==> flow/design.v <==
module cfg_count_stat  #(
    parameter DATA_WIDTH = 1 
)(
    input                     clk,
    input                     rstn,
    input                     rd_count_mode,      
    input                     sample_mode,        
    input                     rd,
    input    [DATA_WIDTH-1:0] data_in,
    input                     data_in_vld,
    input                     wr,                 
    input    [31:0]           wr_data,
    output  reg [31:0]        data_out 
);
reg [31:0] data_tmp;
reg  data_in_r;
always @ (posedge clk)
begin
    if (!rstn)
        data_in_r <= 0;
    else
        data_in_r <= data_in;
end
always @ (posedge clk)
begin
    if (!rstn)
        data_out <= 0;
    else if(rd)begin
        if (sample_mode)
            if (data_in_vld)
                data_out <= data_tmp + data_in;
            else
                data_out <= data_tmp;
        else
            data_out <= data_tmp ;
    end
end
always @ (posedge clk)
begin
    if (!rstn)
        data_tmp <= 0;
    else if (wr)
        data_tmp <= wr_data;
    else if(data_in_vld)begin
        case ({rd,rd_count_mode,sample_mode})
        3'b000: data_tmp <= data_tmp + (data_in && !data_in_r);
        3'b001: data_tmp <= data_tmp + data_in;
        3'b010: data_tmp <= data_tmp + (data_in && !data_in_r);
        3'b011: data_tmp <= data_tmp + data_in;
        3'b100: data_tmp <= 0; 
        3'b101: data_tmp <= 0;
        3'b110: data_tmp <= data_tmp + (data_in && !data_in_r);
        3'b111: data_tmp <= data_tmp + data_in;
        endcase
    end
    else if (rd && !rd_count_mode) begin
        data_tmp <= 0;
    end
end
endmodule
module cfg#(
    parameter ADDR_WIDTH = 32,
    parameter DATA_WIDTH = 32
)(
    input                             clk          ,
    input                             rstn         ,
    input        [ADDR_WIDTH - 1 : 0] addr         ,
    input        [DATA_WIDTH - 1 : 0] wdata        ,
    output  reg  [DATA_WIDTH - 1 : 0] rdata        ,
    output  reg                       rdata_vld    ,
    input                             wr           ,
    input                             rd           ,
    output  reg  [DATA_WIDTH - 1 : 0] addr_0_2     ,
    output  reg  [DATA_WIDTH - 1 : 0] addr_0_3     ,
    output  reg  [DATA_WIDTH - 1 : 0] addr_0_4     ,
    output  reg  [DATA_WIDTH - 1 : 0] addr_1_0     ,
    output  reg  [DATA_WIDTH - 1 : 0] addr_1_1     ,
    output  reg  [DATA_WIDTH - 1 : 0] addr_1_2     ,
    output  reg  [DATA_WIDTH - 1 : 0] addr_1_3     ,
    output  reg  [DATA_WIDTH - 1 : 0] addr_1_4     ,
    input        [DATA_WIDTH - 1 : 0] addr_2_0     ,
    input        [DATA_WIDTH - 1 : 0] addr_2_1     ,
    input        [DATA_WIDTH - 1 : 0] addr_2_2     ,
    input        [DATA_WIDTH - 1 : 0] addr_2_3      
);
localparam  RD_COUNT_MODE_0   = 6'h0  ;   
localparam  SAMPLE_MODE_0   = 6'h1  ;   
localparam  ADDR_0_2   = 6'h2  ;   
localparam  ADDR_0_3   = 6'h3  ;   
localparam  ADDR_0_4   = 6'h4  ;   
localparam  ADDR_1_0   = 6'h10  ;   
localparam  ADDR_1_1   = 6'h11  ;   
localparam  ADDR_1_2   = 6'h12  ;   
localparam  ADDR_1_3   = 6'h13  ;   
localparam  ADDR_1_4   = 6'h14  ;   
localparam  ADDR_2_0   = 6'h20  ;   
localparam  ADDR_2_1   = 6'h21  ;   
localparam  ADDR_2_2   = 6'h22  ;   
localparam  ADDR_2_3   = 6'h23  ;   
reg rd_count_mode;
reg sample_mode;
reg rdata_vld_r ;
reg rd_r;
reg [31:0]  addr_r;
reg [DATA_WIDTH - 1 : 0] addr_2_3_cnt;      
always @ (posedge clk)
begin
    rd_r <= rd ;
    addr_r   <= addr ;
end
always @ (posedge clk)
begin
    rdata_vld_r <= rd ;
    rdata_vld   <= rdata_vld_r ;
end
always @ (posedge clk)
begin
    if (!rstn)begin
        rd_count_mode  <= 1'h0 ;
        sample_mode  <= 1'h0 ;
        addr_0_2  <= 32'h0 ;
        addr_0_3  <= 32'h0 ;
        addr_0_4  <= 32'h0 ;
        addr_1_0  <= 32'h0 ;
        addr_1_1  <= 32'h0 ;
        addr_1_2  <= 32'h0 ;
        addr_1_3  <= 32'h0 ;
        addr_1_4  <= 32'h0 ;
    end
    else if (wr) begin
        case (addr[5:0])
            RD_COUNT_MODE_0 :
                rd_count_mode <= wdata[0] ;
            SAMPLE_MODE_0 :
                sample_mode <= wdata[0] ;
            ADDR_0_2 :
                addr_0_2 <= wdata ;
            ADDR_0_3 :
                addr_0_3 <= wdata ;
            ADDR_0_4 :
                addr_0_4 <= wdata ;
            ADDR_1_0 :
                addr_1_0 <= wdata ;
            ADDR_1_1 :
                addr_1_1 <= wdata ;
            ADDR_1_2 :
                addr_1_2 <= wdata ;
            ADDR_1_3 :
                addr_1_3 <= wdata ;
            ADDR_1_4 :
                addr_1_4 <= wdata ;
        endcase
    end
end
always @ (posedge clk)
begin
    if (!rstn) begin
        rdata <= 32'b0;
    end
    else if (rd_r) begin
        case (addr_r[5:0])
            RD_COUNT_MODE_0:
                rdata <= {31'b0,rd_count_mode};
            SAMPLE_MODE_0:
                rdata <= {31'b0,sample_mode};
            ADDR_0_2:
                rdata <= addr_0_2;
            ADDR_0_3:
                rdata <= addr_0_3;
            ADDR_0_4:
                rdata <= addr_0_4;
            ADDR_1_0:
                rdata <= addr_1_0;
            ADDR_1_1:
                rdata <= addr_1_1;
            ADDR_1_2:
                rdata <= addr_1_2;
            ADDR_1_3:
                rdata <= addr_1_3;
            ADDR_1_4:
                rdata <= addr_1_4;
            ADDR_2_0:
                rdata <= addr_2_0;
            ADDR_2_1:
                rdata <= addr_2_1;
            ADDR_2_2:
                rdata <= addr_2_2;
            ADDR_2_3:
                rdata <= addr_2_3_cnt;
            default :
                rdata <= 32'hf0f0f0f0;
        endcase
    end
end
wire addr_2_3_rd;
assign addr_2_3_rd = (addr[5:0] == ADDR_2_3 ) ? rd : 1'b0;
cfg_count_stat  addr_2_3_stat(
    .clk(clk),
    .rstn(rstn),
    .rd_count_mode(rd_count_mode),
    .sample_mode(sample_mode),
    .rd(addr_2_3_rd),
    .data_in(addr_2_3[0]),
    .data_in_vld(1'b1),
    .wr(wr && (addr[5:0] == ADDR_2_3)),
    .wr_data(wdata),
    .data_out(addr_2_3_cnt) 
);
endmodule
module cfg_test#(
    parameter DATA_WIDTH = 32
)(
    input clk,
    input rstn,
    input        [DATA_WIDTH - 1 : 0] in_0_2     ,
    input        [DATA_WIDTH - 1 : 0] in_0_3     ,
    input        [DATA_WIDTH - 1 : 0] in_0_4     ,
    input        [DATA_WIDTH - 1 : 0] in_1_0     ,
    input        [DATA_WIDTH - 1 : 0] in_1_1     ,
    input        [DATA_WIDTH - 1 : 0] in_1_2     ,
    input        [DATA_WIDTH - 1 : 0] in_1_3     ,
    input        [DATA_WIDTH - 1 : 0] in_1_4     ,
    output       [DATA_WIDTH - 1 : 0] out_2_0     ,
    output       [DATA_WIDTH - 1 : 0] out_2_1     ,
    output       [DATA_WIDTH - 1 : 0] out_2_2     ,
    output       [DATA_WIDTH - 1 : 0] out_2_3      
);
reg [18:0] cnt;
reg [31:0] reg_0_2;
reg [31:0] reg_2_0;
assign out_2_1 = 1'b1;
assign out_2_2 = 1'b0;
assign out_2_0 = reg_2_0;
always @ (posedge clk)
begin
    if (!rstn)
        reg_0_2 <= 0;
    else
        reg_0_2 <= in_0_2;
end
always @ (posedge clk)
begin
    if (!rstn)
        reg_2_0 <= 0;
    else
        reg_2_0 <= reg_0_2 + 1;
end
always @ (posedge clk)
begin
    if (!rstn)
        cnt <= 0;
    else 
        cnt <= cnt +1;
end
assign out_2_3 = (cnt <100) ? 1'b0 :1'b1;
endmodule
module cfg_test_top(
    input clk ,
    input rstn ,
    input        [32 - 1 : 0] addr         ,
    input        [32 - 1 : 0] wdata        ,
    output       [32 - 1 : 0] rdata        ,
    output                    rdata_vld    ,
    input                     wr           ,
    input                     rd            
);
wire [31:0] in_0_2   ;
wire [31:0] in_0_3   ;
wire [31:0] in_0_4   ;
wire [31:0] in_1_0   ;
wire [31:0] in_1_1   ;
wire [31:0] in_1_2   ;
wire [31:0] in_1_3   ;
wire [31:0] in_1_4   ;
wire [31:0] out_2_0  ;
wire [31:0] out_2_1  ;
wire [31:0] out_2_2  ;
wire [31:0] out_2_3  ;
cfg_test cfg_test_u0(
    .clk        ( clk       ),
    .rstn       ( rstn      ),
    .in_0_2     ( in_0_2    ),
    .in_0_3     ( in_0_3    ),
    .in_0_4     ( in_0_4    ),
    .in_1_0     ( in_1_0    ),
    .in_1_1     ( in_1_1    ),
    .in_1_2     ( in_1_2    ),
    .in_1_3     ( in_1_3    ),
    .in_1_4     ( in_1_4    ),
    .out_2_0    ( out_2_0   ),
    .out_2_1    ( out_2_1   ),
    .out_2_2    ( out_2_2   ),
    .out_2_3    ( out_2_3   )  
);
cfg cfg_u0(
    .clk          (clk         ),
    .rstn         (rstn        ),
    .addr         (addr        ),
    .wdata        (wdata       ),
    .rdata        (rdata       ),
    .rdata_vld    (rdata_vld   ),
    .wr           (wr          ),
    .rd           (rd          ),
    .addr_0_2     (in_0_2     ),
    .addr_0_3     (in_0_3     ),
    .addr_0_4     (in_0_4     ),
    .addr_1_0     (in_1_0     ),
    .addr_1_1     (in_1_1     ),
    .addr_1_2     (in_1_2     ),
    .addr_1_3     (in_1_3     ),
    .addr_1_4     (in_1_4     ),
    .addr_2_0     (out_2_0    ),
    .addr_2_1     (out_2_1    ),
    .addr_2_2     (out_2_2    ),
    .addr_2_3     (out_2_3    ) 
);
endmodule
==> flow/config.mk <==
export PLATFORM = sky130hd
export DESIGN_NAME = cfg_test_top
export DESIGN_NICKNAME = cfg_test_top
export VERILOG_FILES = /design/flow/design.v
export SDC_FILE = /design/flow/constraint.sdc
export NUM_CORES = 4
export LEC_CHECK = 0
export CAP_MARGIN = 20
export CORE_MARGIN = 2
export CORE_UTILIZATION = 70
export SLEW_MARGIN = 20
==> flow/constraint.sdc <==
create_clock -name core_clock -period 2.28 [get_ports {clk}]
set_input_delay 0.4560 -clock core_clock [delete_from_list [all_inputs] [get_ports {clk}]]
set_output_delay 0.4560 -clock core_clock [all_outputs]
set_load 0.01 [all_outputs]
run.sh (not shown) runs the stock make flow with config.mk's settings and CLKGATE_MAP_FILE=.
The baseline reached the layout checks and failed them: negative setup slack.
==> next run, changes <==
Settings changed: CORE_UTILIZATION 70 to 40.
Clock period 2.28 ns to 3.58 ns, I/O delays scaled along.
Outcome:
- The changed run passed the timing, DRC and antenna checks
- synthesized cell count is unchanged
- setup slack improves by 0.67 ns
- via count went down by about 8%
- core utilization went down by 38 points
- total power went down by 33%
- sequential share of layout area came out higher by 1.6 points
- hold slack got worse by 0.043 ns
- final area goes down by about 4%
==> next run, changes <==
Settings changed: PLACE_DENSITY set to 0.76, SETUP_SLACK_MARGIN set to 0.76.
Clock period 3.58 ns to 5.0 ns, I/O delays scaled along.
Effect: The new run ran to the end with no violations; global-route usage decreases by 1.5 points; design area decreases by 0.84%; combinational power decreases by about 30%; worst setup slack improved by 1.1 ns; power decreases by about 30%; worst hold slack improved by 0.060 ns; critical path depth decreases by 2; die area does not change; count of clock-buffer cells in the layout decreases by 12; first-iteration DRC count increases by 11%.
Power and IR drop assume default switching activity.
